==> inputs of umber <==
==> flow/design.v <==
module CORDIC #(parameter integer W = 32)
(
    input wire clk,
    input wire start,
    input wire signed [31:0] x,
    input wire signed [31:0] y,
    output wire signed [W-1:0]phi,
    output wire done
);
wire sigma;
wire signed [31:0] x_shift;
wire signed [31:0] y_shift;
reg [5:0] counter;
reg signed [31:0] x_reg;
reg signed [31:0] y_reg;
reg signed [31:0] z;
wire signed [31:0] atan_table [0:27];
assign atan_table[00] = 32'h3243f6a9; 
assign atan_table[01] = 32'h1dac6705;
assign atan_table[02] = 32'h0fadbafd;
assign atan_table[03] = 32'h07f56ea7;
assign atan_table[04] = 32'h03feab77;
assign atan_table[05] = 32'h01ffd55c;
assign atan_table[06] = 32'h00fffaab;
assign atan_table[07] = 32'h007fff55;
assign atan_table[08] = 32'h003fffeb;
assign atan_table[09] = 32'h001ffffd;
assign atan_table[10] = 32'h00100000;
assign atan_table[11] = 32'h00080000;
assign atan_table[12] = 32'h00040000;
assign atan_table[13] = 32'h00020000;
assign atan_table[14] = 32'h00010000;
assign atan_table[15] = 32'h00008000;
assign atan_table[16] = 32'h00004000;
assign atan_table[17] = 32'h00002000;
assign atan_table[18] = 32'h00001000;
assign atan_table[19] = 32'h00000800;
assign atan_table[20] = 32'h00000400;
assign atan_table[21] = 32'h00000200;
assign atan_table[22] = 32'h00000100;
assign atan_table[23] = 32'h00000080;
assign atan_table[24] = 32'h00000040;
assign atan_table[25] = 32'h00000020;
assign atan_table[26] = 32'h00000010;
assign atan_table[27] = 32'h00000008;
assign sigma = y_reg[31];
assign x_shift = y_reg >>> counter; 
assign y_shift = x_reg >>> counter; 
assign phi = z[31:31-W+1];
assign done = (counter == 28);
always @(posedge clk) begin
    if(start)begin
        x_reg <= x;
        y_reg <= y;
        z <= 0;
        counter <= 0;
    end
    else begin
        if(counter == 28) begin
            x_reg <= x_reg;
            y_reg <= y_reg;
            z <= z;
            counter <= counter;
        end
        else begin
            x_reg <= sigma ? (x_reg - x_shift) : (x_reg + x_shift);
            y_reg <= sigma ? (y_reg + y_shift) : (y_reg - y_shift);
            z <= sigma ? (z - atan_table[counter]) : (z + atan_table[counter]);
            counter <= counter + 1;
        end
    end
end
endmodule
==> flow/run.sh <==
#!/bin/bash
# the make line also repeats each setting of config.mk as NAME=value (left out here)
make -C /OpenROAD-flow-scripts/flow DESIGN_CONFIG=/design/flow/config.mk WORK_HOME=/design/flow/orfs CLKGATE_MAP_FILE= finish
==> flow/config.mk <==
export PLATFORM = sky130hd
export DESIGN_NAME = CORDIC
export DESIGN_NICKNAME = CORDIC
export VERILOG_FILES = /design/flow/design.v
export SDC_FILE = /design/flow/constraint.sdc
export NUM_CORES = 4
export LEC_CHECK = 0
export CAP_MARGIN = 20
export CORE_MARGIN = 2
export CORE_UTILIZATION = 70
export CTS_CLUSTER_DIAMETER = 33
export CTS_CLUSTER_SIZE = 35
export MAX_ROUTING_LAYER = met4
export PLACE_DENSITY = 0.65
export SETUP_SLACK_MARGIN = 1.57
export SLEW_MARGIN = 20
==> flow/constraint.sdc <==
create_clock -name core_clock -period 6.4 [get_ports {clk}]
set_input_delay 1.2800 -clock core_clock [delete_from_list [all_inputs] [get_ports {clk}]]
set_output_delay 1.2800 -clock core_clock [all_outputs]
set_load 0.01 [all_outputs]
==> lagoon: changes against umber <==
==> flow/config.mk (replaced) <==
export PLATFORM = sky130hd
export DESIGN_NAME = CORDIC
export DESIGN_NICKNAME = CORDIC
export VERILOG_FILES = /design/flow/design.v
export SDC_FILE = /design/flow/constraint.sdc
export NUM_CORES = 4
export LEC_CHECK = 0
export ABC_AREA = 1
export CAP_MARGIN = 20
export CELL_PAD_IN_SITES_DETAIL_PLACEMENT = 1
export CORE_ASPECT_RATIO = 0.86
export CORE_MARGIN = 2
export CORE_UTILIZATION = 18
export GPL_ROUTABILITY_DRIVEN = 0
export HOLD_SLACK_MARGIN = 0.1
export PLACE_DENSITY = 0.62
export SETUP_SLACK_MARGIN = 0.32
export SLEW_MARGIN = 15
==> flow/constraint.sdc (replaced) <==
create_clock -name core_clock -period 6.19 [get_ports {clk}]
set_input_delay 1.2380 -clock core_clock [delete_from_list [all_inputs] [get_ports {clk}]]
set_output_delay 1.2380 -clock core_clock [all_outputs]
set_load 0.01 [all_outputs]
==> reports/summary.txt <==
result of the run: stopped before the end
last step reached: global routing
run-stopping error: [ERROR GRT-0232] Routing congestion too high. Check the congestion heatmap in the GUI.
Cell Count Post-Placement: 2379
GRT met2 Usage: 100.8%
met1 track demand over resource: 81.39%
Yosys top cell by area: sky130_fd_sc_hd__edfxtp_1
post-synthesis cell type count: 102
net count entering floorplan: 2190
horizontal die size: 156.4 µm
setup bufs post-CTS: 102
total global routing overflow: 420
total cell area reported by yosys after synthesis: 0.01626 mm²
half-perimeter wire length of the detailed placement result: 41580 µm
Post-synth seq share: 16.49%
Floorplan Utilization: 71.62%
post-synth top area share: 11.82%
Top cells by area: sky130_fd_sc_hd__edfxtp_1 12%, sky130_fd_sc_hd__ha_1 7.8%, sky130_fd_sc_hd__mux4_2 6.9%
post-synthesis share of cell area spent on and, or, nand and nor gates: 20.16%
top cells by instance count after synthesis: 231 x sky130_fd_sc_hd__nand2_1, 166 x sky130_fd_sc_hd__nor2_1, 162 x sky130_fd_sc_hd__a21oi_1
That was umber.
==> reports/summary.txt <==
Cell Count Post-Placement: 3958
top cells by instance count after synthesis: 885 x sky130_fd_sc_hd__nand2_1, 378 x sky130_fd_sc_hd__nand3_1, 242 x sky130_fd_sc_hd__inv_1
post-synthesis share of cell area spent on and, or, nand and nor gates: 46.85%
post-synthesis cell type count: 63
half-perimeter wire length of the detailed placement result: 52710 µm
Top cells by area: sky130_fd_sc_hd__nand2_1 21%, sky130_fd_sc_hd__edfxtp_1 12%, sky130_fd_sc_hd__nand3_1 12%
post-synth top area share: 20.56%
buffering stage count on the worst path with inverters included: 5
total cell area reported by yosys after synthesis: 0.01615 mm²
result of the run: complete, no violations
Floorplan Utilization: 18.24%
GRT met2 Usage: 23.50%
Post-synth seq share: 16.61%
net count entering floorplan: 2925
horizontal die size: 327.0 µm
total global routing overflow: 0
setup bufs post-CTS: 0
Yosys top cell by area: sky130_fd_sc_hd__nand2_1
That was lagoon.
